==> design.v <==
module URP_PCIE_CRC32_GEN
#(
    parameter   DATA_WIDTH              = 224,
    parameter   CRC_WIDTH               = 32
)
(
    input   wire    [DATA_WIDTH-1:0]    data_i,
    output  logic   [CRC_WIDTH-1:0]     checksum_o
);
    logic           [DATA_WIDTH-1:0]    dividend;
    logic           [CRC_WIDTH-1:0]     crc_temp;
    always_comb begin
        dividend                            = data_i;
        crc_temp                            = 32'h00000000;
        for (int unsigned i = 0; i < DATA_WIDTH; i = i + 1) begin
            if (crc_temp[CRC_WIDTH-1] != dividend[DATA_WIDTH-1]) begin
                crc_temp                        = (crc_temp << 1) ^ 32'h814141AB;
            end 
            else begin
                crc_temp                        = crc_temp << 1;
            end
            dividend                            = dividend << 1;
        end
    end
    assign  checksum_o                  = crc_temp;   
endmodule
module URP_PCIE_RX_DATA_LINK_LAYER (
    input   logic                   clk,
    input   logic                   rst_n,
    input   logic   [267:0]         tlp_data_i,  
    input   logic                   tlp_data_valid_i,  
    output  logic                   tlp_data_ready_o,  
    output  logic   [31:0]          dllp_o,  
    output  logic                   dllp_valid_o,  
    input   logic                   dllp_read_i,  
    output  logic   [223:0]         tlp_data_o,  
    output  logic                   tlp_data_valid_o,  
    input   logic                   tlp_data_ready_i  
);
    logic [31:0]                lcrc_computed;       
    logic [31:0]                lcrc_received;       
    logic                       lcrc_valid;          
    logic [11:0]                sequence_number;     
    logic [11:0]                sequence_expected;   
    logic                       nak_scheduled_flag; 
    logic                       ack_scheduled_flag;
    logic [31:0]                dllp_data_gen;       
    logic lcrc_valid_o;
    logic [267:0] tlp_data_with_crc;
    logic [235:0] tlp_data_no_crc;
    logic [223:0] tlp_data_reg;
    logic valid;
    URP_PCIE_CRC32_GEN #(
        .DATA_WIDTH(236),   
        .CRC_WIDTH(32)      
    ) lcrc_gen (
        .data_i(tlp_data_i[267:32]),  
        .checksum_o(lcrc_computed)                     
    );
    always_comb begin
        lcrc_valid = 1'b1;
        lcrc_received = tlp_data_i[31:0];   
        if (lcrc_computed == lcrc_received) begin
            lcrc_valid = 1'b1;  
        end else begin
            lcrc_valid = 1'b0;
        end
    end
    always_ff @(posedge clk or negedge rst_n) begin
        if (!rst_n) begin
            sequence_expected <= 12'b0;   
            ack_scheduled_flag <= 1'b0;  
            nak_scheduled_flag <= 1'b0;  
            tlp_data_reg <= 223'b0;
            valid <= 1'b0;
            sequence_number <= 12'b0;
        end else if ( tlp_data_valid_i == lcrc_valid ) begin
            sequence_number = tlp_data_i[267:256];  
            if (sequence_number > sequence_expected) begin
                nak_scheduled_flag <= 1'b1;   
                ack_scheduled_flag <= 1'b0;   
                valid <= 1'b0;
            end else if (sequence_number < sequence_expected) begin
                nak_scheduled_flag <= 1'b0;   
                ack_scheduled_flag <= 1'b1;   
                valid <= 1'b1;
            end else if(sequence_number == sequence_expected) begin  
                tlp_data_reg <= tlp_data_i[255:32];
                valid <= 1'b1;
                sequence_expected <= sequence_expected + 1;  
            end
        end
    end
    always_ff @(posedge clk or negedge rst_n) begin
        if (!rst_n) begin
            dllp_data_gen <= 32'd0;
            dllp_valid_o <= 1'b0;
        end else if (tlp_data_valid_i && lcrc_valid) begin
            if (ack_scheduled_flag) begin  
                dllp_data_gen <= {20'b0,sequence_expected-1};  
                dllp_valid_o <= 1'b1;  
            end else if (nak_scheduled_flag) begin  
                dllp_data_gen <= {3'b0, 1'b1, 16'b0, sequence_expected};  
                dllp_valid_o <= 1'b1;  
            end else begin  
                dllp_valid_o <= 1'b0;  
            end
        end
    end
    assign tlp_data_o = tlp_data_reg;   
    assign tlp_data_valid_o = tlp_data_valid_i && lcrc_valid && valid;  
    assign tlp_data_ready_o = tlp_data_ready_i;  
    assign dllp_o = dllp_data_gen;
endmodule
==> run.sh <==
#!/bin/bash
# the make line also repeats each setting of config.mk as NAME=value (left out here)
make -C /OpenROAD-flow-scripts/flow DESIGN_CONFIG=/design/flow/config.mk WORK_HOME=/design/flow/orfs CLKGATE_MAP_FILE= finish
==> config.mk <==
export PLATFORM = sky130hd
export DESIGN_NAME = URP_PCIE_RX_DATA_LINK_LAYER
export DESIGN_NICKNAME = URP_PCIE_RX_DATA_LINK_LAYER
export VERILOG_FILES = /design/flow/design.v
export SDC_FILE = /design/flow/constraint.sdc
export NUM_CORES = 4
export LEC_CHECK = 0
export ABC_AREA = 1
export CAP_MARGIN = 0
export CORE_MARGIN = 2
export CORE_UTILIZATION = 72
export CTS_CLUSTER_DIAMETER = 272
export CTS_CLUSTER_SIZE = 99
export PLACE_DENSITY = 0.41
export SLEW_MARGIN = 20
export TNS_END_PERCENT = 25
==> constraint.sdc <==
create_clock -name core_clock -period 33.7 [get_ports {clk}]
set_input_delay 6.7400 -clock core_clock [delete_from_list [all_inputs] [get_ports {clk}]]
set_output_delay 6.7400 -clock core_clock [all_outputs]
set_load 0.01 [all_outputs]
==> results of run 1 <==
==> notes.md, run 1 <==
run results: initial standard-cell utilization of the core=0.7272, Synthesized registers=254, dominant cell type by area after synthesis=sky130_fd_sc_hd__xor2_1, fraction of the yosys area taken by sequential cells=0.1749, Error=[ERROR DPL-0038] Utilization greater than 100%, impossible to legalize, top cell type's share of synthesized area=0.2572, Adder Area Share=0.005165, most popular library cell in the synthesized design by count=sky130_fd_sc_hd__xor2_1, count of cell types in the netlist=around 54, Yosys Chip Area=36340 µm², synthesized-area fraction occupied by ao, oa, aoi and oai cells=0.02080, number of cell rows=82, I/O pin total=about 530, stage where the run ended=detailed placement, mean area per synthesized cell=8.355 µm², cell count in the Yosys report=4349, Most used DFF post-synth=sky130_fd_sc_hd__dfrtp_1, number of enable-type register cells in the synthesized netlist=0, Yosys warning total=2, routability congestion estimate=between 0.9 and 1, area fraction in mux cells=0.0003099, Die H=228.7 µm, most instantiated cells after synthesis=1067 x sky130_fd_sc_hd__xor2_1, 828 x sky130_fd_sc_hd__nand2_1, 393 x sky130_fd_sc_hd__inv_1, 271 x sky130_fd_sc_hd__nand3_1, 262 x sky130_fd_sc_hd__xnor2_1, XORs/XNORs by Area=0.4319, Floorplan Nets=4637, total die size=52280 µm², total standard cell area after synthesis=between 30000 and 40000 µm², Synth async-reset ratio=1.000, largest combinational cell category by area=XOR/XNOR gates, status=aborted with a tool error, top cells by area=sky130_fd_sc_hd__xor2_1 26%, sky130_fd_sc_hd__dfrtp_1 17%, sky130_fd_sc_hd__nand2_1 8.6%, placeable core region=~50000 µm², die width=228.7 µm, IO buf count=528, Post-Synth Simple-Gate Area=0.2977, gate count of the mapped netlist=4349
==> run 2, diff against run 1 <==
CAP_MARGIN = 15   (was 0)
CELL_PAD_IN_SITES_DETAIL_PLACEMENT = 0   (was default)
CORE_UTILIZATION = 71   (was 72)
CTS_CLUSTER_DIAMETER = 286   (was 272)
CTS_CLUSTER_SIZE = 51   (was 99)
GPL_ROUTABILITY_DRIVEN = 0   (was default)
MIN_ROUTING_LAYER = met1   (was default)
PLACE_DENSITY = default   (was 0.41)
TNS_END_PERCENT = default   (was 25)
clock period = 31.8 ns   (was 33.7 ns; I/O delays follow)
==> run 2 against run 1 <==
Compared with the run above: the flow again stops in detailed placement; synthesized area stayed put; synthesized cell count did not move; die size grew 1.4%.
==> notes.md, run 2 <==
run results: Die H=230.2 µm, cell count in the Yosys report=4349, total die size=around 53000 µm², Most used DFF post-synth=sky130_fd_sc_hd__dfrtp_1, number of enable-type register cells in the synthesized netlist=0, top cells by area=sky130_fd_sc_hd__xor2_1 26%, sky130_fd_sc_hd__dfrtp_1 17%, sky130_fd_sc_hd__nand2_1 8.6%, most instantiated cells after synthesis=1067 x sky130_fd_sc_hd__xor2_1, 828 x sky130_fd_sc_hd__nand2_1, 393 x sky130_fd_sc_hd__inv_1, 271 x sky130_fd_sc_hd__nand3_1, 262 x sky130_fd_sc_hd__xnor2_1, total standard cell area after synthesis=36340 µm², placeable core region=50380 µm², stage where the run ended=detailed placement, mean area per synthesized cell=8.355 µm², Post-Synth Simple-Gate Area=0.2977, dominant cell type by area after synthesis=sky130_fd_sc_hd__xor2_1, largest combinational cell category by area=XOR/XNOR gates, top cell type's share of synthesized area=0.2572, Floorplan Nets=4637, status=aborted with a tool error, count of cell types in the netlist=54, Adder Area Share=0.005165, Synthesized registers=between 200 and 300, die width=230.2 µm, Yosys warning total=2, number of cell rows=82, synthesized-area fraction occupied by ao, oa, aoi and oai cells=0.02080, Yosys Chip Area=about 36000 µm², I/O pin total=approximately 530, XORs/XNORs by Area=0.4319, most popular library cell in the synthesized design by count=sky130_fd_sc_hd__xor2_1, initial standard-cell utilization of the core=0.7213, Synth async-reset ratio=1.000, IO buf count=528, fraction of the yosys area taken by sequential cells=0.1749, area fraction in mux cells=0.0003099, gate count of the mapped netlist=4349, Error=[ERROR DPL-0038] Utilization greater than 100%, impossible to legalize
==> run 2: through the flow <==
step | TNS [ns] | setup slack [ns]
floorplan | -172.58 | -6.296
global placement | -188.77 | -6.725
==> run 3, diff against run 2 <==
ABC_AREA = default   (was 1)
CAP_MARGIN = 20   (was 15)
CELL_PAD_IN_SITES_DETAIL_PLACEMENT = default   (was 0)
CORE_UTILIZATION = 66   (was 71)
CTS_CLUSTER_DIAMETER = default   (was 286)
CTS_CLUSTER_SIZE = 61   (was 51)
GPL_ROUTABILITY_DRIVEN = default   (was 0)
MIN_ROUTING_LAYER = default   (was met1)
SETUP_SLACK_MARGIN = -1.48   (was default)
clock period = 23.3 ns   (was 31.8 ns; I/O delays follow)
==> run 3 against run 2 <==
Compared with the run above: the flow stops in global routing; die size is 8.2% higher; synthesized cell count fell by 32%; synthesized area grew 0.71%.
==> notes.md, run 3 <==
run results: XORs/XNORs by Area=0.7124, number of CTS-inserted buffers=29, area fraction in mux cells=0.003351, I/O pin total=532, Floorplan Nets=~3200, count of cell types in the netlist=52, number of sinks handled by clock tree synthesis=254, Die H=around 240 µm, total number of H-tree levels=1, number of enable-type register cells in the synthesized netlist=0, status=aborted with a tool error, overall global routing resource usage=0.7644, Synth async-reset ratio=1.000, most instantiated cells after synthesis=700 x sky130_fd_sc_hd__nand2_1, 681 x sky130_fd_sc_hd__xnor2_1, 542 x sky130_fd_sc_hd__xnor3_1, 254 x sky130_fd_sc_hd__dfrtp_1, 247 x sky130_fd_sc_hd__xor2_1, gate count of the mapped netlist=2949, top cell type's share of synthesized area=0.3335, cell count in the Yosys report=2949, total die size=roughly 57000 µm², top cells by area=sky130_fd_sc_hd__xnor3_1 33%, sky130_fd_sc_hd__dfrtp_1 17%, sky130_fd_sc_hd__xnor2_1 16%, largest combinational cell category by area=XOR/XNOR gates, dominant cell type by area after synthesis=sky130_fd_sc_hd__xnor3_1, die width=239.5 µm, Yosys warning total=2, Adder Area Share=0.005128, IO buf count=~530, setup slack after placement=-2.614 ns, most popular library cell in the synthesized design by count=sky130_fd_sc_hd__nand2_1, Clk Tree Root Cell=sky130_fd_sc_hd__clkbuf_16, mean area per synthesized cell=12.41 µm², initial standard-cell utilization of the core=0.6656, synthesized-area fraction occupied by ao, oa, aoi and oai cells=0.007487, global-route congestion overflow total=106, stage where the run ended=global routing, Synthesized registers=around 250, Error=[ERROR GRT-0116] Global routing finished with congestion. Check the congestion regions in the DRC Viewer., placed cell areas=50310 µm², Post-Synth Simple-Gate Area=0.08318, number of buffers on the longest clock path=3, total standard cell area after synthesis=36600 µm², total instance count after detailed placement=5184, CTS Hold Buffers Added=0, number of cell rows=86, fraction of the yosys area taken by sequential cells=0.1737, Most used DFF post-synth=sky130_fd_sc_hd__dfrtp_1, placeable core region=54990 µm², placed wire-length estimate=112500 µm, Yosys Chip Area=36600 µm², routability congestion estimate=1.023
run 3: what timing repair did:
item,CTS
resized,243
setup endpoints to repair,1
buffers inserted,58
pin swaps,108
cloned,0
run 3: per-layer routing:
| metal | overflow | global-route usage |
|---|---|---|
| met2 | 49 | 0.9501 |
| met3 | 1 | 0.5976 |
| met5 | 0 | 0.1307 |
| met4 | 55 | 0.7956 |
| met1 | 1 | 0.7570 |
==> run 4, diff against run 3 <==
ABC_AREA = 1   (was default)
CORE_MARGIN = 5   (was 2)
CORE_UTILIZATION = 53   (was 66)
CTS_CLUSTER_SIZE = default   (was 61)
HOLD_SLACK_MARGIN = 0.05   (was default)
PLACE_DENSITY_LB_ADDON = 0.02   (was default)
SETUP_SLACK_MARGIN = default   (was -1.48)
SLEW_MARGIN = 15   (was 20)
clock period = 29.0 ns   (was 23.3 ns; I/O delays follow)
==> run 4 against run 3 <==
Compared with the run above: now fails the layout checks on setup timing; synthesized area is 0.71% lower; synthesized cell count is 47% higher; die size is 29% higher.
==> notes.md, run 4 <==
yosys + openroad results -> status=finished with violations, Failed Checks=setup timing, placed wire-length estimate=~100000 µm, cell count in the Yosys report=4349, most instantiated cells after synthesis=1067 x sky130_fd_sc_hd__xor2_1, 828 x sky130_fd_sc_hd__nand2_1, 393 x sky130_fd_sc_hd__inv_1, 271 x sky130_fd_sc_hd__nand3_1, 262 x sky130_fd_sc_hd__xnor2_1, final net count=6581, Setup CP Type=in2out, RSZ-0062 raised after global routing=yes, global-route wire length before repair=223800 µm, startpoint of the most critical register-to-register path=sequence_expected[3]$_DFFE_PN0P_, clock tree from TritonCTS=done, total number of H-tree levels=1, kind of cell with the highest combined delay on the critical path=simple AND/OR/NAND/NOR gates, critical path depth=236, Routed Wire Length=between 150000 and 200000 µm, Yosys Chip Area=roughly 36000 µm², IO buf count=between 500 and 600, Yosys warning total=2, Post-Route Skew=between 0.01 and 0.015 ns, largest combinational cell category by area=XOR/XNOR gates, Floorplan Nets=4637, number of vias per cell=approximately 5.5, Worst Hold Class=reg2reg, number of max-slew violations in the final report=0, overall global routing resource usage=0.3823, I/O pin total=about 530, Post-Synth Simple-Gate Area=0.2977, final-layout worst hold slack=0.4742 ns, initial standard-cell utilization of the core=0.5317, number of enable-type register cells in the synthesized netlist=0, CP max-delay cell=sky130_fd_sc_hd__xor2_1, number of search-and-repair iterations in the first detailed-routing pass=5, number of cell rows=about 96, crit path capture=tlp_data_valid_o, tally of max-capacitance violations=0, Die H=271.8 µm, Setup crit start=tlp_data_i[265], top cells by area=sky130_fd_sc_hd__xor2_1 26%, sky130_fd_sc_hd__dfrtp_1 17%, sky130_fd_sc_hd__nand2_1 8.6%, area fraction in mux cells=0.0003099, Most used DFF post-synth=sky130_fd_sc_hd__dfrtp_1, cell area after layout=roughly 62000 µm², final antenna-violating net count=0, tool warnings=31, total buffers and inverters traversed by the critical path=roughly 40, most frequent cell on the critical path=sky130_fd_sc_hd__nand2_4, count of cell types in the netlist=between 50 and 60, number of sinks handled by clock tree synthesis=about 250, synthesized-area fraction occupied by ao, oa, aoi and oai cells=0.02080, largest incremental delay on the critical path=0.41 ns, maximum fanout along the worst path=6, crit path DRT=23.20 ns, number of instances on the worst hold path=2, die width=about 270 µm, placed cell areas=about 52000 µm², worst hold path endpoint=tlp_data_reg[188]$_DFFE_PN0P_, top cell type's share of synthesized area=0.2572, XORs/XNORs by Area=0.4319, signal arrival time at the worst endpoint=34.14 ns, shortest clock period the worst path allows after layout=39.94 ns, gate count of the mapped netlist=4349, number of buffers on the longest clock path=3, number of DRC violations after detailed-routing iteration 0=3115, Setup WS post-layout=-10.94 ns, most popular library cell in the synthesized design by count=sky130_fd_sc_hd__xor2_1, Clk Tree Root Cell=sky130_fd_sc_hd__clkbuf_16, final hold violation count=0, clock transition time at the flip-flop clock pins of the worst setup and hold paths=0.06 ns, mean area per synthesized cell=8.355 µm², vias in the first global route=39610, Adder Area Share=0.005165, part of the cycle the worst path needs=1.377, slew at the pin with the worst max-slew slack=0.9291 ns, total standard cell area after synthesis=roughly 36000 µm², Synthesized registers=approximately 250, placeable core region=68350 µm², global-route congestion overflow total=0, final-report setup violation count=255, insertion delay at the late pin of the worst-skew pair=0.62 ns, number of CTS-inserted buffers=30, via count=39840, setup slack on the worst flop-to-flop path=25.76 ns, achievable frequency=0.02504 GHz, R2R depth=16, per-cell routed wire length=23.88 µm, total die size=73900 µm², dominant cell type by area after synthesis=sky130_fd_sc_hd__xor2_1, fraction of the yosys area taken by sequential cells=0.1749, Critical Path End Type=primary output, element type at the critical path start=input pin, Synth async-reset ratio=1.000, post-route DRC violation count=0, initial antenna violation count=1, layout overhead on the synthesized area=70.29%, endpoint of the most critical register-to-register path=sequence_expected[10]$_DFFE_PN0P_, hold path startpoint=tlp_data_reg[188]$_DFFE_PN0P_, routability congestion estimate=0.9605, largest net degree at the start of global routing=approximately 70, worst-case headroom to the max-slew limit=0.3800
-- run 4: cell type report --
cell class / instances / area [µm²]
Antenna cell: 1 / 2.502
Clock buffer: 35 / 820.8
Clock inverter: 21 / 229.0
Fill cell: 2874 / 6467
Inverter: 498 / 2157
Multi-Input combinational cell: 3520 / 33140
Sequential cell: 254 / 6356
Tap cell: 882 / 1104
Timing Repair Buffer: 1989 / 18070
-- run 4: per-layer routing --
metal / wire [µm] / GRT usage / vias up
li1: - / - / 17070
met1: 58340 / 0.4377 / 19200
met2: 81810 / 0.6773 / 2481
met3: 14580 / 0.06448 / 1089
met4: 17170 / 0.2136 / 2
met5: 13 / 0 / -
-- run 4: metrics by stage --
step / utilization / instances / setup WS [ns] / TNS [ns]
5_1_grt: 0.9053 / 7199 / -12.02 / -1662.53
3_3_place_gp: 0.7648 / 6797 / -9.623 / -1088.86
4_1_cts: 0.8645 / 7121 / -8.566 / -780.48
2_1_floorplan: - / 4349 / -7.976 / -743.22
3_5_place_dp: 0.7648 / 6797 / -10.25 / -1245.09
6_report: 0.9054 / 7200 / -10.94 / -1385.68
-- run 4: repair_timing --
item                                    CTS  global route
endpoints found under the setup margin  255           255
cloned                                   47             2
pin swaps                               222           310
setup buffers                           224           104
resized                                 642           522
hold buffers                              0             0
==> run 5, diff against run 4 <==
ABC_AREA = default   (was 1)
CORE_ASPECT_RATIO = 0.5   (was default)
CORE_MARGIN = 2   (was 5)
CORE_UTILIZATION = 72   (was 53)
CTS_CLUSTER_DIAMETER = 396   (was default)
CTS_CLUSTER_SIZE = 98   (was default)
HOLD_SLACK_MARGIN = default   (was 0.05)
PLACE_DENSITY = 0.36   (was default)
PLACE_DENSITY_LB_ADDON = default   (was 0.02)
SLEW_MARGIN = 20   (was 15)
TNS_END_PERCENT = 95   (was default)
clock period = 11.1 ns   (was 29.0 ns; I/O delays follow)
==> run 5 against run 4 <==
Compared with the run above: the flow now stops in detailed placement; die size fell by 29%; synthesized area grew 0.71%; synthesized cell count fell by 32%.
==> notes.md, run 5 <==
run results: gate count of the mapped netlist=2949, Post-Synth Simple-Gate Area=0.08318, Adder Area Share=0.005128, Floorplan Nets=approximately 3200, total standard cell area after synthesis=36600 µm², I/O pin total=532, XORs/XNORs by Area=0.7124, Yosys warning total=2, Die H=163.4 µm, total die size=52760 µm², top cell type's share of synthesized area=0.3335, Yosys Chip Area=between 30000 and 40000 µm², fraction of the yosys area taken by sequential cells=0.1737, most instantiated cells after synthesis=700 x sky130_fd_sc_hd__nand2_1, 681 x sky130_fd_sc_hd__xnor2_1, 542 x sky130_fd_sc_hd__xnor3_1, 254 x sky130_fd_sc_hd__dfrtp_1, 247 x sky130_fd_sc_hd__xor2_1, initial standard-cell utilization of the core=0.7287, routability congestion estimate=1.078, dominant cell type by area after synthesis=sky130_fd_sc_hd__xnor3_1, Error=[ERROR DPL-0038] Utilization greater than 100%, impossible to legalize, Synthesized registers=254, number of cell rows=58, stage where the run ended=detailed placement, mean area per synthesized cell=~12 µm², placeable core region=50220 µm², count of cell types in the netlist=52, status=aborted with a tool error, cell count in the Yosys report=2949, number of enable-type register cells in the synthesized netlist=0, IO buf count=528, Most used DFF post-synth=sky130_fd_sc_hd__dfrtp_1, synthesized-area fraction occupied by ao, oa, aoi and oai cells=0.007487, largest combinational cell category by area=XOR/XNOR gates, die width=322.8 µm, most popular library cell in the synthesized design by count=sky130_fd_sc_hd__nand2_1, area fraction in mux cells=0.003351, Synth async-reset ratio=1.000, top cells by area=sky130_fd_sc_hd__xnor3_1 33%, sky130_fd_sc_hd__dfrtp_1 17%, sky130_fd_sc_hd__xnor2_1 16%
[run 5: per-stage QoR]
step	std cells	hold WS, ns
global placement	5102	0.4472
floorplan	2949	0.4621
==> run 6, diff against run 5 <==
ABC_AREA = 1   (was default)
CELL_PAD_IN_SITES_DETAIL_PLACEMENT = 0   (was default)
CORE_ASPECT_RATIO = default   (was 0.5)
CORE_UTILIZATION = 65   (was 72)
CTS_CLUSTER_DIAMETER = 321   (was 396)
CTS_CLUSTER_SIZE = 62   (was 98)
GPL_ROUTABILITY_DRIVEN = 0   (was default)
MAX_ROUTING_LAYER = met4   (was default)
MIN_ROUTING_LAYER = met1   (was default)
PLACE_DENSITY = default   (was 0.36)
TNS_END_PERCENT = default   (was 95)
clock period = 25.2 ns   (was 11.1 ns; I/O delays follow)
==> run 6 against run 5 <==
Compared with the run above: the run fails in clock tree synthesis; die size up 9.6%; synthesized cell count up 47%; synthesized area fell by 0.71%.
==> notes.md, run 6 <==
run results: status=aborted with a tool error, stage where the run ended=clock tree synthesis, Error=[ERROR DPL-0038] Utilization greater than 100%, impossible to legalize, top cell type's share of synthesized area=0.2572, most instantiated cells after synthesis=1067 x sky130_fd_sc_hd__xor2_1, 828 x sky130_fd_sc_hd__nand2_1, 393 x sky130_fd_sc_hd__inv_1, 271 x sky130_fd_sc_hd__nand3_1, 262 x sky130_fd_sc_hd__xnor2_1, area fraction in mux cells=0.0003099, mean area per synthesized cell=around 8.4 µm², count of cell types in the netlist=54, dominant cell type by area after synthesis=sky130_fd_sc_hd__xor2_1, Floorplan Nets=4637, Most used DFF post-synth=sky130_fd_sc_hd__dfrtp_1, largest combinational cell category by area=XOR/XNOR gates, Adder Area Share=0.005165, Synth async-reset ratio=1.000, die width=240.4 µm, Post-Synth Simple-Gate Area=0.2977, initial standard-cell utilization of the core=0.6583, number of cell rows=86, Yosys Chip Area=between 30000 and 40000 µm², total die size=57810 µm², XORs/XNORs by Area=0.4319, total standard cell area after synthesis=36340 µm², Die H=240.4 µm, top cells by area=sky130_fd_sc_hd__xor2_1 26%, sky130_fd_sc_hd__dfrtp_1 17%, sky130_fd_sc_hd__nand2_1 8.6%, setup slack after placement=-13.69 ns, IO buf count=528, synthesized-area fraction occupied by ao, oa, aoi and oai cells=0.02080, Yosys warning total=2, gate count of the mapped netlist=roughly 4300, cell count in the Yosys report=4349, I/O pin total=532, placed wire-length estimate=~120000 µm, placeable core region=55200 µm², most popular library cell in the synthesized design by count=sky130_fd_sc_hd__xor2_1, Synthesized registers=254, fraction of the yosys area taken by sequential cells=0.1749, number of enable-type register cells in the synthesized netlist=0
## run 6: per-stage QoR
step                      hold WS [ns]  TNS (ns)  instances  area [µm²]
after global placement          0.4530  -1545.46       6641       51880
after floorplan                 0.4818  -1517.66       4349       37920
after detailed placement        0.4624  -2333.77       6641       51880
==> run 7, diff against run 6 <==
ABC_AREA = default   (was 1)
CAP_MARGIN = 5   (was 20)
CELL_PAD_IN_SITES_DETAIL_PLACEMENT = default   (was 0)
CORE_UTILIZATION = 72   (was 65)
CTS_CLUSTER_DIAMETER = 95   (was 321)
CTS_CLUSTER_SIZE = 14   (was 62)
GPL_ROUTABILITY_DRIVEN = default   (was 0)
MAX_ROUTING_LAYER = default   (was met4)
MIN_ROUTING_LAYER = default   (was met1)
PLACE_DENSITY = 0.66   (was default)
SETUP_SLACK_MARGIN = 4.29   (was default)
clock period = 21.6 ns   (was 25.2 ns; I/O delays follow)
==> run 7 against run 6 <==
Compared with the run above: the flow stops in detailed placement; synthesized area is 0.71% higher; synthesized cell count is 32% lower; die size is 8.9% lower.
==> notes.md, run 7 <==
run results: status=aborted with a tool error, stage where the run ended=detailed placement, Error=[ERROR DPL-0038] Utilization greater than 100%, impossible to legalize, fraction of the yosys area taken by sequential cells=0.1737, Adder Area Share=0.005128, initial standard-cell utilization of the core=0.7294, top cell type's share of synthesized area=0.3335, synthesized-area fraction occupied by ao, oa, aoi and oai cells=0.007487, XORs/XNORs by Area=0.7124, placeable core region=roughly 50000 µm², cell count in the Yosys report=2949, die width=229.5 µm, routability congestion estimate=around 1.0, total die size=52650 µm², top cells by area=sky130_fd_sc_hd__xnor3_1 33%, sky130_fd_sc_hd__dfrtp_1 17%, sky130_fd_sc_hd__xnor2_1 16%, Post-Synth Simple-Gate Area=0.08318, Synthesized registers=254, Synth async-reset ratio=1.000, I/O pin total=roughly 530, gate count of the mapped netlist=around 3000, mean area per synthesized cell=about 12 µm², number of enable-type register cells in the synthesized netlist=0, IO buf count=528, Die H=between 200 and 250 µm, most popular library cell in the synthesized design by count=sky130_fd_sc_hd__nand2_1, Floorplan Nets=3237, dominant cell type by area after synthesis=sky130_fd_sc_hd__xnor3_1, area fraction in mux cells=0.003351, total standard cell area after synthesis=36600 µm², number of cell rows=82, count of cell types in the netlist=roughly 52, largest combinational cell category by area=XOR/XNOR gates, Yosys Chip Area=36600 µm², most instantiated cells after synthesis=700 x sky130_fd_sc_hd__nand2_1, 681 x sky130_fd_sc_hd__xnor2_1, 542 x sky130_fd_sc_hd__xnor3_1, 254 x sky130_fd_sc_hd__dfrtp_1, 247 x sky130_fd_sc_hd__xor2_1, Most used DFF post-synth=sky130_fd_sc_hd__dfrtp_1, Yosys warning total=2
[run 7: stage by stage]
stage / worst slack, ns
after global placement: -2.226
after floorplan: -0.5678
==> run 8, diff against run 7 <==
CAP_MARGIN = 20   (was 5)
CORE_UTILIZATION = 58   (was 72)
CTS_CLUSTER_DIAMETER = default   (was 95)
CTS_CLUSTER_SIZE = 36   (was 14)
PLACE_DENSITY = default   (was 0.66)
SETUP_SLACK_MARGIN = -1.2   (was 4.29)
clock period = 16.3 ns   (was 21.6 ns; I/O delays follow)
==> run 8 against run 7 <==
Compared with the run above: the flow stops in global routing; synthesized area did not move; synthesized cell count did not move; die size rose by 24%.
==> notes.md, run 8 <==
run results: mean area per synthesized cell=12.41 µm², placeable core region=62740 µm², number of buffers on the longest clock path=3, CTS Hold Buffers Added=0, Clk Tree Root Cell=sky130_fd_sc_hd__clkbuf_16, status=aborted with a tool error, top cells by area=sky130_fd_sc_hd__xnor3_1 33%, sky130_fd_sc_hd__dfrtp_1 17%, sky130_fd_sc_hd__xnor2_1 16%, Synth async-reset ratio=1.000, Post-Synth Simple-Gate Area=0.08318, XORs/XNORs by Area=0.7124, gate count of the mapped netlist=roughly 2900, Synthesized registers=254, area fraction in mux cells=0.003351, die width=about 260 µm, most instantiated cells after synthesis=700 x sky130_fd_sc_hd__nand2_1, 681 x sky130_fd_sc_hd__xnor2_1, 542 x sky130_fd_sc_hd__xnor3_1, 254 x sky130_fd_sc_hd__dfrtp_1, 247 x sky130_fd_sc_hd__xor2_1, Error=[ERROR GRT-0232] Routing congestion too high. Check the congestion heatmap in the GUI., top cell type's share of synthesized area=0.3335, cell count in the Yosys report=2949, Yosys Chip Area=36600 µm², placed wire-length estimate=110700 µm, total standard cell area after synthesis=between 30000 and 40000 µm², global-route congestion overflow total=28, Most used DFF post-synth=sky130_fd_sc_hd__dfrtp_1, IO buf count=528, Yosys warning total=2, count of cell types in the netlist=52, number of cell rows=between 90 and 100, total number of H-tree levels=1, routability congestion estimate=about 1.0, number of sinks handled by clock tree synthesis=254, number of CTS-inserted buffers=30, most popular library cell in the synthesized design by count=sky130_fd_sc_hd__nand2_1, synthesized-area fraction occupied by ao, oa, aoi and oai cells=0.007487, overall global routing resource usage=0.8063, total instance count after detailed placement=5295, initial standard-cell utilization of the core=0.5833, number of enable-type register cells in the synthesized netlist=0, fraction of the yosys area taken by sequential cells=0.1737, Adder Area Share=0.005128, dominant cell type by area after synthesis=sky130_fd_sc_hd__xnor3_1, I/O pin total=532, total die size=65120 µm², Die H=approximately 260 µm, largest combinational cell category by area=XOR/XNOR gates, Floorplan Nets=between 3000 and 4000, placed cell areas=52500 µm², stage where the run ended=global routing
==> run 8: metal layers <==
metal | overflow | GRT usage
met4 | 5 | 0.7387
met5 | 2 | 0.6211
met2 | 4 | 0.9195
met1 | 0 | 0.7965
met3 | 17 | 0.7386
==> run 8: what timing repair did <==
action,CTS
endpoints found under the hold margin,0
gates resized,530
gates cloned,26
setup endpoints to repair,255
buffers inserted,274
pin swaps,195
==> run 8: through the flow <==
stage | TNS [ns] | setup WS (ns)
detailed placement | -892.68 | -6.196
global placement | -825.51 | -5.968
CTS | -445.55 | -4.561
floorplan | -333.53 | -3.748
==> run 9, diff against run 8 <==
ABC_AREA = 1   (was default)
CELL_PAD_IN_SITES_DETAIL_PLACEMENT = 1   (was default)
CELL_PAD_IN_SITES_GLOBAL_PLACEMENT = 2   (was default)
CORE_MARGIN = 3   (was 2)
CORE_UTILIZATION = 53   (was 58)
CTS_CLUSTER_SIZE = 13   (was 36)
HOLD_SLACK_MARGIN = 0.3   (was default)
MAX_ROUTING_LAYER = met4   (was default)
MIN_ROUTING_LAYER = met2   (was default)
PLACE_DENSITY_LB_ADDON = 0.02   (was default)
SETUP_SLACK_MARGIN = default   (was -1.2)
SLEW_MARGIN = 10   (was 20)
TNS_END_PERCENT = 95   (was default)
clock period = 29.0 ns   (was 16.3 ns; I/O delays follow)
==> run 9 against run 8 <==
Compared with the run above: the run fails in global placement; die size up 10%; synthesized area down 0.71%; synthesized cell count grew 47%.
==> notes.md, run 9 <==
run results: total standard cell area after synthesis=36340 µm², mean area per synthesized cell=8.355 µm², total die size=between 70000 and 80000 µm², largest combinational cell category by area=XOR/XNOR gates, gate count of the mapped netlist=approximately 4300, XORs/XNORs by Area=0.4319, count of cell types in the netlist=54, area fraction in mux cells=0.0003099, most popular library cell in the synthesized design by count=sky130_fd_sc_hd__xor2_1, Die H=around 270 µm, stage where the run ended=global placement, top cells by area=sky130_fd_sc_hd__xor2_1 26%, sky130_fd_sc_hd__dfrtp_1 17%, sky130_fd_sc_hd__nand2_1 8.6%, synthesized-area fraction occupied by ao, oa, aoi and oai cells=0.02080, dominant cell type by area after synthesis=sky130_fd_sc_hd__xor2_1, Synth async-reset ratio=1.000, Error=[ERROR FLW-0024] Place density exceeds 1.0 (current PLACE_DENSITY_LB_ADDON =  0.02). Please check if the value of  PLACE_DENSITY_LB_ADDON is between 0 and 0.99., Floorplan Nets=about 4600, Post-Synth Simple-Gate Area=0.2977, fraction of the yosys area taken by sequential cells=0.1749, I/O pin total=532, Yosys Chip Area=36340 µm², die width=267.8 µm, most instantiated cells after synthesis=1067 x sky130_fd_sc_hd__xor2_1, 828 x sky130_fd_sc_hd__nand2_1, 393 x sky130_fd_sc_hd__inv_1, 271 x sky130_fd_sc_hd__nand3_1, 262 x sky130_fd_sc_hd__xnor2_1, placeable core region=67510 µm², Yosys warning total=2, cell count in the Yosys report=4349, initial standard-cell utilization of the core=0.5382, number of enable-type register cells in the synthesized netlist=0, Adder Area Share=0.005165, Most used DFF post-synth=sky130_fd_sc_hd__dfrtp_1, top cell type's share of synthesized area=0.2572, status=aborted with a tool error, Synthesized registers=254, number of cell rows=95
==> run 10, diff against run 9 <==
ABC_AREA = default   (was 1)
CELL_PAD_IN_SITES_DETAIL_PLACEMENT = default   (was 1)
CELL_PAD_IN_SITES_GLOBAL_PLACEMENT = default   (was 2)
CORE_ASPECT_RATIO = 0.5   (was default)
CORE_MARGIN = 2   (was 3)
CORE_UTILIZATION = 72   (was 53)
CTS_CLUSTER_DIAMETER = 396   (was default)
CTS_CLUSTER_SIZE = 98   (was 13)
HOLD_SLACK_MARGIN = default   (was 0.3)
MAX_ROUTING_LAYER = default   (was met4)
MIN_ROUTING_LAYER = default   (was met2)
PLACE_DENSITY_LB_ADDON = default   (was 0.02)
SETUP_SLACK_MARGIN = -0.9   (was default)
SLEW_MARGIN = 20   (was 10)
TNS_END_PERCENT = 5   (was 95)
clock period = 9.37 ns   (was 29.0 ns; I/O delays follow)
==> run 10 against run 9 <==
Compared with the run above: the flow stops in detailed placement; die size fell by 26%; synthesized cell count fell by 32%; synthesized area rose by 0.71%.
==> notes.md, run 10 <==
run results: dominant cell type by area after synthesis=sky130_fd_sc_hd__xnor3_1, placeable core region=50220 µm², top cell type's share of synthesized area=0.3335, routability congestion estimate=1.068, I/O pin total=532, largest combinational cell category by area=XOR/XNOR gates, total standard cell area after synthesis=36600 µm², area fraction in mux cells=0.003351, stage where the run ended=detailed placement, die width=322.8 µm, Yosys warning total=2, Die H=163.4 µm, top cells by area=sky130_fd_sc_hd__xnor3_1 33%, sky130_fd_sc_hd__dfrtp_1 17%, sky130_fd_sc_hd__xnor2_1 16%, fraction of the yosys area taken by sequential cells=0.1737, Adder Area Share=0.005128, Post-Synth Simple-Gate Area=0.08318, number of cell rows=just under 60, gate count of the mapped netlist=2949, total die size=52760 µm², XORs/XNORs by Area=0.7124, Synth async-reset ratio=1.000, number of enable-type register cells in the synthesized netlist=0, Error=[ERROR DPL-0038] Utilization greater than 100%, impossible to legalize, Most used DFF post-synth=sky130_fd_sc_hd__dfrtp_1, most popular library cell in the synthesized design by count=sky130_fd_sc_hd__nand2_1, mean area per synthesized cell=12.41 µm², IO buf count=528, count of cell types in the netlist=52, most instantiated cells after synthesis=700 x sky130_fd_sc_hd__nand2_1, 681 x sky130_fd_sc_hd__xnor2_1, 542 x sky130_fd_sc_hd__xnor3_1, 254 x sky130_fd_sc_hd__dfrtp_1, 247 x sky130_fd_sc_hd__xor2_1, cell count in the Yosys report=2949, Yosys Chip Area=between 30000 and 40000 µm², initial standard-cell utilization of the core=0.7287, Synthesized registers=around 250, status=aborted with a tool error, synthesized-area fraction occupied by ao, oa, aoi and oai cells=0.007487, Floorplan Nets=3237
==> run 10: per-stage QoR <==
| stage | TNS [ns] | hold slack, ns |
|---|---|---|
| floorplan | -1777.84 | 0.4621 |
| global placement | -2191.05 | 0.4558 |
==> run 11, diff against run 10 <==
CAP_MARGIN = 35   (was 20)
CELL_PAD_IN_SITES_DETAIL_PLACEMENT = 0   (was default)
CELL_PAD_IN_SITES_GLOBAL_PLACEMENT = 2   (was default)
CORE_ASPECT_RATIO = default   (was 0.5)
CORE_MARGIN = 4   (was 2)
CORE_UTILIZATION = 15   (was 72)
CTS_CLUSTER_DIAMETER = 109   (was 396)
CTS_CLUSTER_SIZE = 86   (was 98)
GPL_ROUTABILITY_DRIVEN = 0   (was default)
MIN_ROUTING_LAYER = met2   (was default)
PLACE_DENSITY_LB_ADDON = 0.28   (was default)
SETUP_SLACK_MARGIN = 4.93   (was -0.9)
TNS_END_PERCENT = 45   (was 5)
clock period = 30.6 ns   (was 9.37 ns; I/O delays follow)
==> run 11 against run 10 <==
Compared with the run above: now clean on timing, DRC and antenna; synthesized area is the same; synthesized cell count is the same; die size grew to 4.8 times the previous value.
==> notes.md, run 11 <==
yosys + openroad results -> part of the cycle the worst path needs=0.9266, tally of max-capacitance violations=0, Die H=501.9 µm, number of CTS-inserted buffers=21, insertion delay at the late pin of the worst-skew pair=approximately 0.66 ns, crit path DRT=~24 ns, number of max-slew violations in the final report=0, global-route wire length before repair=roughly 220000 µm, CP max-delay cell=sky130_fd_sc_hd__xor3_4, Synth async-reset ratio=1.000, total number of H-tree levels=1, Yosys Chip Area=36600 µm², Yosys warning total=2, area fraction in mux cells=0.003351, number of buffers on the longest clock path=3, Setup CP Type=in2out, initial standard-cell utilization of the core=0.1506, gate count of the mapped netlist=2949, post-route DRC violation count=0, largest net degree at the start of global routing=~100, fraction of the yosys area taken by sequential cells=0.1737, number of DRC violations after detailed-routing iteration 0=around 2500, kind of cell with the highest combined delay on the critical path=XOR/XNOR gates, Adder Area Share=0.005128, number of search-and-repair iterations in the first detailed-routing pass=7, setup slack on the worst flop-to-flop path=26.07 ns, global-route congestion overflow total=0, status=complete, no violations, R2R depth=18, total die size=251900 µm², Post-Synth Simple-Gate Area=0.08318, number of cell rows=181, Setup crit start=tlp_data_i[255], worst hold path endpoint=tlp_data_reg[142]$_DFFE_PN0P_, top cells by area=sky130_fd_sc_hd__xnor3_1 33%, sky130_fd_sc_hd__dfrtp_1 17%, sky130_fd_sc_hd__xnor2_1 16%, element type at the critical path start=input pin, Critical Path End Type=primary output, total buffers and inverters traversed by the critical path=10, clock transition time at the flip-flop clock pins of the worst setup and hold paths=0.10 ns, Worst Hold Class=reg2reg, cell count in the Yosys report=2949, most popular library cell in the synthesized design by count=sky130_fd_sc_hd__nand2_1, Synthesized registers=254, final hold violation count=0, per-cell routed wire length=23.80 µm, endpoint of the most critical register-to-register path=tlp_data_reg[107]$_DFFE_PN0P_, CTS Hold Buffers Added=0, XORs/XNORs by Area=0.7124, RSZ-0062 raised after global routing=yes, mean area per synthesized cell=about 12 µm², vias in the first global route=38580, synthesized-area fraction occupied by ao, oa, aoi and oai cells=0.007487, placeable core region=243000 µm², Layout Cells excl Fill=6911, startpoint of the most critical register-to-register path=sequence_expected[5]$_DFFE_PN0P_, final antenna-violating net count=0, number of enable-type register cells in the synthesized netlist=0, placed wire-length estimate=approximately 130000 µm, total instance count after detailed placement=6651, Post-Route Skew=0.05268 ns, number of instances on the worst hold path=2, top cell type's share of synthesized area=0.3335, most frequent cell on the critical path=sky130_fd_sc_hd__xnor3_2, Clk Tree Root Cell=sky130_fd_sc_hd__clkbuf_16, Floorplan Nets=3237, clock tree from TritonCTS=done, tool warnings=34, layout overhead on the synthesized area=40.55%, maximum fanout along the worst path=6, critical path depth=46, Most used DFF post-synth=sky130_fd_sc_hd__dfrtp_1, largest incremental delay on the critical path=between 0.6 and 0.7 ns, number of vias per cell=4.719, dominant cell type by area after synthesis=sky130_fd_sc_hd__xnor3_1, via count=32620, final net count=3943, achievable frequency=about 0.035 GHz, final sum of negative setup slack=0 ns, shortest clock period the worst path allows after layout=28.35 ns, Routed Wire Length=164500 µm, initial antenna violation count=0, IO buf count=528, total standard cell area after synthesis=36600 µm², largest combinational cell category by area=XOR/XNOR gates, final-report setup violation count=0, die width=between 500 and 600 µm, count of cell types in the netlist=52, I/O pin total=532, hold path startpoint=tlp_data_reg[142]$_DFFE_PN0P_, most instantiated cells after synthesis=700 x sky130_fd_sc_hd__nand2_1, 681 x sky130_fd_sc_hd__xnor2_1, 542 x sky130_fd_sc_hd__xnor3_1, 254 x sky130_fd_sc_hd__dfrtp_1, 247 x sky130_fd_sc_hd__xor2_1, signal arrival time at the worst endpoint=around 22 ns, crit path capture=tlp_data_valid_o, slew at the pin with the worst max-slew slack=0.8497 ns, overall global routing resource usage=0.1905, worst-case headroom to the max-slew limit=0.4295, number of sinks handled by clock tree synthesis=254
-- run 11: cell type report --
type | count | area [µm²]
Tap cell | 3202 | 4006
Fill cell | 26090 | 191600
Antenna cell | 39 | 97.59
Inverter | 20 | 82.58
Multi-Input combinational cell | 2581 | 32670
Sequential cell | 254 | 6356
Timing Repair Buffer | 777 | 7427
Clock inverter | 17 | 269.0
Clock buffer | 21 | 525.5
-- run 11: routing by layer --
| layer | routed length (µm) | global-route usage | vias to the layer above |
|---|---|---|---|
| li1 | - | - | 11020 |
| met1 | 0 | - | 11440 |
| met2 | 85980 | 0.2315 | 9867 |
| met3 | 72750 | 0.2656 | 277 |
| met4 | 5146 | 0.01535 | 16 |
| met5 | 611 | 0.02913 | - |
-- run 11: stage by stage --
| stage | hold slack, ns | worst slack [ns] | utilization | area [µm²] |
|---|---|---|---|---|
| after floorplan | 0.4621 | 4.813 | - | 38270 |
| after global placement | 0.4595 | 0.5576 | 0.1958 | 47570 |
| after CTS | 0.4855 | 1.865 | 0.2082 | 50580 |
| after detailed placement | 0.4608 | 0.5715 | 0.1962 | 47660 |
| final | 0.4810 | 2.246 | 0.2117 | 51440 |
| after global routing | 0.4995 | 1.723 | 0.2113 | 51340 |
-- run 11: repair_timing --
item	CTS	global route
resized	191	52
setup buffers	132	48
pin swaps	76	35
endpoints found under the setup margin	1	1
==> run 12, diff against run 11 <==
CAP_MARGIN = 15   (was 35)
CELL_PAD_IN_SITES_DETAIL_PLACEMENT = default   (was 0)
CELL_PAD_IN_SITES_GLOBAL_PLACEMENT = default   (was 2)
CORE_MARGIN = 2   (was 4)
CORE_UTILIZATION = 68   (was 15)
CTS_CLUSTER_DIAMETER = default   (was 109)
CTS_CLUSTER_SIZE = 60   (was 86)
GPL_ROUTABILITY_DRIVEN = default   (was 0)
MAX_ROUTING_LAYER = met4   (was default)
MIN_ROUTING_LAYER = default   (was met2)
PLACE_DENSITY_LB_ADDON = default   (was 0.28)
SETUP_SLACK_MARGIN = default   (was 4.93)
TNS_END_PERCENT = default   (was 45)
clock period = 27.9 ns   (was 30.6 ns; I/O delays follow)
==> run 12 against run 11 <==
Compared with the run above: the layout now fails its checks (setup timing); global-route usage is 26 points higher; clock skew decreased by 0.011 ns; die size decreased by 78%.
==> notes.md, run 12 <==
yosys + openroad results -> post-route DRC violation count=0, Yosys warning total=2, number of cell rows=about 85, total standard cell area after synthesis=36600 µm², global-route congestion overflow total=0, number of sinks handled by clock tree synthesis=between 200 and 300, crit path DRT=22.32 ns, Setup crit start=tlp_data_i[262], element type at the critical path start=input pin, clock tree from TritonCTS=done, I/O pin total=between 500 and 600, final hold violation count=0, number of enable-type register cells in the synthesized netlist=0, clock transition time at the flip-flop clock pins of the worst setup and hold paths=~0.060 ns, overall global routing resource usage=0.4480, XORs/XNORs by Area=0.7124, Yosys Chip Area=36600 µm², worst hold path endpoint=tlp_data_reg[160]$_DFFE_PN0P_, dominant cell type by area after synthesis=sky130_fd_sc_hd__xnor3_1, placeable core region=around 53000 µm², number of DRC violations after detailed-routing iteration 0=around 2800, Synthesized registers=roughly 250, final sum of negative setup slack=-0.06988 ns, per-cell routed wire length=around 27 µm, Synth async-reset ratio=1.000, most instantiated cells after synthesis=700 x sky130_fd_sc_hd__nand2_1, 681 x sky130_fd_sc_hd__xnor2_1, 542 x sky130_fd_sc_hd__xnor3_1, 254 x sky130_fd_sc_hd__dfrtp_1, 247 x sky130_fd_sc_hd__xor2_1, most popular library cell in the synthesized design by count=sky130_fd_sc_hd__nand2_1, Failed Checks=setup timing, synthesized-area fraction occupied by ao, oa, aoi and oai cells=0.007487, Adder Area Share=0.005128, global-route wire length before repair=180100 µm, Setup WS post-layout=-0.06988 ns, Die H=around 240 µm, total buffers and inverters traversed by the critical path=6, achievable frequency=around 0.036 GHz, tool warnings=35, number of vias per cell=5.988, shortest clock period the worst path allows after layout=27.97 ns, area fraction in mux cells=0.003351, Worst Hold Class=reg2reg, crit path capture=tlp_data_valid_o, vias in the first global route=28620, hold path startpoint=tlp_data_reg[160]$_DFFE_PN0P_, final antenna-violating net count=0, setup slack on the worst flop-to-flop path=23.78 ns, tally of max-capacitance violations=0, Most used DFF post-synth=sky130_fd_sc_hd__dfrtp_1, maximum fanout along the worst path=8, largest incremental delay on the critical path=approximately 0.63 ns, routability congestion estimate=1.007, Clk Tree Root Cell=sky130_fd_sc_hd__clkbuf_16, total instance count after detailed placement=4601, number of buffers on the longest clock path=3, Layout Cells excl Fill=between 4000 and 5000, insertion delay at the late pin of the worst-skew pair=~0.62 ns, layout overhead on the synthesized area=31.01%, largest net degree at the start of global routing=227, Post-Route Skew=approximately 0.042 ns, worst-case headroom to the max-slew limit=0.3390, kind of cell with the highest combined delay on the critical path=XOR/XNOR gates, Post-Synth Simple-Gate Area=0.08318, mean area per synthesized cell=around 12 µm², IO buf count=about 530, Critical Path End Type=primary output, endpoint of the most critical register-to-register path=tlp_data_reg[62]$_DFFE_PN0P_, number of max-slew violations in the final report=0, final net count=4246, slew at the pin with the worst max-slew slack=about 0.99 ns, initial standard-cell utilization of the core=0.6841, number of search-and-repair iterations in the first detailed-routing pass=5, CP max-delay cell=sky130_fd_sc_hd__xnor3_2, fraction of the yosys area taken by sequential cells=0.1737, Floorplan Nets=3237, Setup CP Type=in2out, number of instances on the worst hold path=2, critical path depth=approximately 43, part of the cycle the worst path needs=1.003, status=finished with violations, top cells by area=sky130_fd_sc_hd__xnor3_1 33%, sky130_fd_sc_hd__dfrtp_1 17%, sky130_fd_sc_hd__xnor2_1 16%, R2R depth=16, total number of H-tree levels=1, Routed Wire Length=about 130000 µm, total die size=roughly 56000 µm², number of CTS-inserted buffers=29, die width=236.0 µm, signal arrival time at the worst endpoint=about 22 ns, initial antenna violation count=1, via count=around 28000, cell count in the Yosys report=2949, final-report setup violation count=1, placed wire-length estimate=roughly 97000 µm, top cell type's share of synthesized area=0.3335, gate count of the mapped netlist=2949, largest combinational cell category by area=XOR/XNOR gates, startpoint of the most critical register-to-register path=sequence_expected[5]$_DFFE_PN0P_, most frequent cell on the critical path=sky130_fd_sc_hd__xnor3_1, count of cell types in the netlist=52, Util after Layout=0.8962
## run 12: metrics by stage
step           hold slack (ns)  worst slack [ns]  area (µm²)
2_1_floorplan           0.4621             1.860       36600
3_3_place_gp            0.4565            0.2884       46280
3_5_place_dp            0.4625           -0.1224       46280
4_1_cts                 0.4773          0.002524       47390
5_1_grt                 0.4961           -0.2163       47940
6_report                0.4756          -0.06988       47940
## run 12: layout make-up
class / instances / area [µm²]
inverter: 20 / 80.08
timing repair buffer: 1072 / 9492
clock inverter: 12 / 171.4
sequential: 254 / 6356
multi-input combinational: 2581 / 30160
fill: 2263 / 5552
antenna: 1 / 2.502
clock buffer: 40 / 807.0
tap: 696 / 870.8
## run 12: layer usage
| layer | up-vias | wire (µm) | global-route usage |
|---|---|---|---|
| met5 | - | 0 | - |
| met4 | 0 | 6914 | 0.1739 |
| met3 | 480 | 13070 | 0.07115 |
| met2 | 1921 | 60790 | 0.7321 |
| met1 | 13920 | 45210 | 0.5669 |
| li1 | 11680 | - | - |
## run 12: timing repair
action / in CTS / in global routing
hold buffers: 0 / 0
gates cloned: 0 / 0
buffers inserted: 6 / 15
gates resized: 19 / 75
pin swaps: 5 / 13
endpoints found under the setup margin: 1 / 1
==> run 13, diff against run 12 <==
CAP_MARGIN = 20   (was 15)
CORE_UTILIZATION = 40   (was 68)
CTS_CLUSTER_SIZE = default   (was 60)
MAX_ROUTING_LAYER = default   (was met4)
clock period = 22.1 ns   (was 27.9 ns; I/O delays follow)
==> run 13 against run 12 <==
Compared with the run above: the layout still fails its checks (setup timing); sequential share of layout area is 1.6 points lower; routed wire length is 0.49% higher; synthesized area stayed put; final cell count is 21% higher; clock skew is 0.0068 ns lower; register-to-register slack worse by 5.3 ns; global-route usage is 18 points lower; non-clock buffer count is 498 higher; critical path type unchanged; largest cell class unchanged.
==> notes.md, run 13 <==
yosys + openroad results -> signal arrival time at the worst endpoint=19.95 ns, Synthesized registers=254, die width=between 300 and 400 µm, largest combinational cell category by area=XOR/XNOR gates, Setup crit start=tlp_data_i[267], part of the cycle the worst path needs=1.103, synthesized-area fraction occupied by ao, oa, aoi and oai cells=0.007487, most frequent cell on the critical path=sky130_fd_sc_hd__xnor3_1, Yosys Chip Area=36600 µm², most popular library cell in the synthesized design by count=sky130_fd_sc_hd__nand2_1, worst-case headroom to the max-slew limit=0.3812, Worst Hold Class=reg2reg, fraction of the yosys area taken by sequential cells=0.1737, Floorplan Nets=approximately 3200, routability congestion estimate=roughly 0.91, endpoint of the most critical register-to-register path=tlp_data_reg[124]$_DFFE_PN0P_, kind of cell with the highest combined delay on the critical path=XOR/XNOR gates, cell area after layout=54340 µm², total instance count after detailed placement=approximately 5600, count of cell types in the netlist=around 52, RSZ-0062 raised after global routing=yes, achievable frequency=0.04104 GHz, number of max-slew violations in the final report=0, number of enable-type register cells in the synthesized netlist=0, final-report setup violation count=1, total standard cell area after synthesis=between 30000 and 40000 µm², Clk Tree Root Cell=sky130_fd_sc_hd__clkbuf_16, number of DRC violations after detailed-routing iteration 0=1699, IO buf count=528, insertion delay at the late pin of the worst-skew pair=0.61 ns, Routed Wire Length=126600 µm, crit path DRT=17.68 ns, tally of max-capacitance violations=0, number of cell rows=roughly 110, Most used DFF post-synth=sky130_fd_sc_hd__dfrtp_1, critical path depth=~45, shortest clock period the worst path allows after layout=24.37 ns, number of CTS-inserted buffers=35, crit path capture=tlp_data_valid_o, per-cell routed wire length=~22 µm, Yosys warning total=2, placed cell areas=52730 µm², startpoint of the most critical register-to-register path=sequence_expected[5]$_DFFE_PN0P_, number of sinks handled by clock tree synthesis=254, most instantiated cells after synthesis=700 x sky130_fd_sc_hd__nand2_1, 681 x sky130_fd_sc_hd__xnor2_1, 542 x sky130_fd_sc_hd__xnor3_1, 254 x sky130_fd_sc_hd__dfrtp_1, 247 x sky130_fd_sc_hd__xor2_1, post-route DRC violation count=0, final hold violation count=0, largest incremental delay on the critical path=a little under 0.6 ns, overall global routing resource usage=0.2693, Adder Area Share=0.005128, maximum fanout along the worst path=6, layout overhead on the synthesized area=48.48%, CTS Hold Buffers Added=0, Critical Path End Type=primary output, clock transition time at the flip-flop clock pins of the worst setup and hold paths=0.05 ns, largest net degree at the start of global routing=184, XORs/XNORs by Area=0.7124, tool warnings=33, worst hold path endpoint=tlp_data_reg[165]$_DFFE_PN0P_, R2R depth=16, filler cell count=approximately 7400, via count=26520, cell count in the Yosys report=2949, slew at the pin with the worst max-slew slack=slightly above 0.9 ns, Post-Route Skew=0.03500 ns, placed wire-length estimate=107400 µm, gate count of the mapped netlist=approximately 2900, Die H=306.5 µm, initial standard-cell utilization of the core=0.4053, mean area per synthesized cell=12.41 µm², number of vias per cell=about 4.7, global-route wire length before repair=183400 µm, final net count=roughly 4800, clock tree from TritonCTS=done, top cells by area=sky130_fd_sc_hd__xnor3_1 33%, sky130_fd_sc_hd__dfrtp_1 17%, sky130_fd_sc_hd__xnor2_1 16%, Post-Synth Simple-Gate Area=0.08318, Setup CP Type=in2out, number of buffers on the longest clock path=3, setup slack on the worst flop-to-flop path=18.50 ns, element type at the critical path start=input pin, CP max-delay cell=sky130_fd_sc_hd__xor3_4, total die size=roughly 94000 µm², total number of H-tree levels=2, status=finished with violations, number of instances on the worst hold path=2, number of search-and-repair iterations in the first detailed-routing pass=5, Failed Checks=setup timing, I/O pin total=about 530, top cell type's share of synthesized area=0.3335, placeable core region=around 90000 µm², final antenna-violating net count=0, global-route congestion overflow total=0, initial antenna violation count=3, vias in the first global route=27540, setup slack after placement=-2.423 ns, Setup WS post-layout=-2.268 ns, total buffers and inverters traversed by the critical path=8, Layout Cells excl Fill=~5700, hold path startpoint=tlp_data_reg[165]$_DFFE_PN0P_, area fraction in mux cells=0.003351, dominant cell type by area after synthesis=sky130_fd_sc_hd__xnor3_1, Synth async-reset ratio=1.000
[run 13: layer usage]
layer,part of all wire,track usage,routed length (µm)
met3,0.060,0.04313,7576
met2,0.48,0.4512,60940
met5,0,0,0
met1,0.43,0.3646,54840
met4,0.026,0.06851,3245
[run 13: repair_timing]
item / in CTS / in global routing
endpoints found under the hold margin: 0 / 0
gates resized: 13 / 42
setup buffers: 4 / 7
endpoints found under the setup margin: 1 / 1
pin swaps: 3 / 9
[run 13: stage by stage]
stage	util	TNS (ns)	hold slack (ns)
6_report	0.6019	-2.268	0.4705
5_1_grt	0.6019	-2.642	0.4856
3_3_place_gp	0.5840	-2.415	0.4570
4_1_cts	0.5988	-2.288	0.4743
2_1_floorplan	-	-0.2868	0.4621
3_5_place_dp	0.5840	-2.423	0.4612
[run 13: layout make-up]
type,instances,area [µm²],share of cell area
multi-input combinational,2581,31650,0.5825
timing repair buffer,1570,13560,0.2496
sequential,254,6356,0.1170
tap,1176,1471,0.02708
clock buffer,46,977.2,0.01798
clock inverter,16,235.2,0.004329
inverter,20,82.58,0.001520
antenna,1,2.502,0.00004605
==> run 14, diff against run 13 <==
ABC_AREA = 1   (was default)
CORE_UTILIZATION = 17   (was 40)
GPL_ROUTABILITY_DRIVEN = 1   (was default)
PLACE_DENSITY = 0.56   (was default)
clock period = 28.6 ns   (was 22.1 ns; I/O delays follow)
==> run 14 against run 13 <==
Compared with the run above: synthesized cell count grew 47%; worst setup slack got worse by 6.9 ns; register-to-register slack improved by 7.0 ns; critical path type unchanged; critical endpoint unchanged; non-clock buffer count grew 365; synthesized area is 0.71% lower; via count grew 30%; first-iteration DRC count shrank 14%; routed wire length increased by 32%; sequential share of layout area is 1.6 points lower; the layout still fails its checks (setup timing); worst hold slack improved by 0.00091 ns.
==> notes.md, run 14 <==
yosys + openroad results -> Die H=~470 µm, die width=466.3 µm, setup slack on the worst flop-to-flop path=25.50 ns, overall global routing resource usage=0.1425, tally of max-capacitance violations=0, most instantiated cells after synthesis=1067 x sky130_fd_sc_hd__xor2_1, 828 x sky130_fd_sc_hd__nand2_1, 393 x sky130_fd_sc_hd__inv_1, 271 x sky130_fd_sc_hd__nand3_1, 262 x sky130_fd_sc_hd__xnor2_1, area fraction in mux cells=0.0003099, final-report setup violation count=around 260, largest incremental delay on the critical path=0.45 ns, maximum fanout along the worst path=6, total die size=217500 µm², top cells by area=sky130_fd_sc_hd__xor2_1 26%, sky130_fd_sc_hd__dfrtp_1 17%, sky130_fd_sc_hd__nand2_1 8.6%, status=finished with violations, part of the cycle the worst path needs=1.320, number of CTS-inserted buffers=37, Setup crit start=tlp_data_i[258], crit path DRT=between 20 and 25 ns, insertion delay at the late pin of the worst-skew pair=between 0.6 and 0.7 ns, Yosys warning total=2, top cell type's share of synthesized area=0.2572, startpoint of the most critical register-to-register path=sequence_expected[3]$_DFFE_PN0P_, clock transition time at the flip-flop clock pins of the worst setup and hold paths=0.05 ns, Setup CP Type=in2out, kind of cell with the highest combined delay on the critical path=simple AND/OR/NAND/NOR gates, number of instances on the worst hold path=2, cell count in the Yosys report=~4300, dominant cell type by area after synthesis=sky130_fd_sc_hd__xor2_1, initial antenna violation count=6, hold path startpoint=tlp_data_reg[55]$_DFFE_PN0P_, Post-Synth Simple-Gate Area=0.2977, final antenna-violating net count=0, layout overhead on the synthesized area=73.40%, Synthesized registers=254, Failed Checks=setup timing, R2R depth=16, element type at the critical path start=input pin, placeable core region=212300 µm², number of enable-type register cells in the synthesized netlist=0, most frequent cell on the critical path=sky130_fd_sc_hd__nand2_4, critical path depth=241, CTS Hold Buffers Added=0, I/O pin total=532, routability congestion estimate=0.8989, post-route DRC violation count=0, Adder Area Share=0.005165, slew at the pin with the worst max-slew slack=between 0.8 and 0.9 ns, Worst Hold Class=reg2reg, synthesized-area fraction occupied by ao, oa, aoi and oai cells=0.02080, Most used DFF post-synth=sky130_fd_sc_hd__dfrtp_1, Yosys Chip Area=~36000 µm², number of vias per cell=3.786, final net count=6535, clock tree from TritonCTS=done, fraction of the yosys area taken by sequential cells=0.1749, crit path capture=tlp_data_valid_o, initial standard-cell utilization of the core=0.1712, count of cell types in the netlist=54, total standard cell area after synthesis=around 36000 µm², Clk Tree Root Cell=sky130_fd_sc_hd__clkbuf_16, CP max-delay cell=sky130_fd_sc_hd__clkdlybuf4s50_1, total buffers and inverters traversed by the critical path=24, most popular library cell in the synthesized design by count=sky130_fd_sc_hd__xor2_1, Synth async-reset ratio=1.000, largest net degree at the start of global routing=107, number of buffers on the longest clock path=3, global-route congestion overflow total=0, filler cell count=around 22000, Setup WS post-layout=-9.161 ns, Floorplan Nets=approximately 4600, Post-Route Skew=0.04003 ns, number of cell rows=169, Critical Path End Type=primary output, number of DRC violations after detailed-routing iteration 0=1468, vias in the first global route=35830, number of max-slew violations in the final report=0, worst-case headroom to the max-slew limit=0.4467, tool warnings=32, RSZ-0062 raised after global routing=yes, endpoint of the most critical register-to-register path=sequence_expected[10]$_DFFE_PN0P_, achievable frequency=roughly 0.026 GHz, via count=34450, per-cell routed wire length=18.35 µm, signal arrival time at the worst endpoint=32.04 ns, final hold violation count=0, largest combinational cell category by area=XOR/XNOR gates, mean area per synthesized cell=8.355 µm², Util after Layout=0.2968, number of search-and-repair iterations in the first detailed-routing pass=4, Routed Wire Length=approximately 170000 µm, gate count of the mapped netlist=4349, XORs/XNORs by Area=0.4319, global-route wire length before repair=around 230000 µm, number of sinks handled by clock tree synthesis=254, placed wire-length estimate=134600 µm, total number of H-tree levels=2, worst hold path endpoint=tlp_data_reg[55]$_DFFE_PN0P_, IO buf count=528, shortest clock period the worst path allows after layout=37.76 ns
[run 14: repair_timing]
action                     in CTS  in global routing
setup endpoints to repair     255                255
pin swaps                     133                235
buffers inserted              141                 75
cloned                          7                 28
gates resized                 384                472
[run 14: metal layers]
metal,track usage,wire [µm],vias up
met5,0,51,-
met4,0.05845,8105,8
met3,0.01420,4344,200
met2,0.2610,86810,582
met1,0.1682,67650,16650
li1,-,-,17010
[run 14: area by class of cell]
| class | instances | area, µm² | share of cell area |
|---|---|---|---|
| inverters | 498 | 2171 | 0.03445 |
| multi-input cells | 3520 | 32440 | 0.5148 |
| repair buffers | 1935 | 17250 | 0.2738 |
| flip-flops and latches | 254 | 6356 | 0.1009 |
| repair inverters | 1 | 30.03 | 0.0004766 |
| clock inverters | 17 | 177.7 | 0.002820 |
| clock buffers | 49 | 1051 | 0.01668 |
| diodes | 3 | 7.507 | 0.0001191 |
| well taps | 2821 | 3530 | 0.05602 |
[run 14: through the flow]
stage / setup slack [ns] / cell area [µm²] / TNS [ns] / hold WS (ns) / std cells
floorplan: -8.216 / 37920 / -824.74 / 0.4818 / 4349
global placement: -9.315 / 55170 / -1158.05 / 0.4544 / 8785
detailed placement: -9.853 / 55170 / -1299.49 / 0.4582 / 8785
CTS: -8.738 / 59710 / -839.71 / 0.4715 / 8998
global route: -10.83 / 63010 / -1380.10 / 0.4828 / 9097
finish: -9.161 / 63010 / -964.09 / 0.4714 / 9098
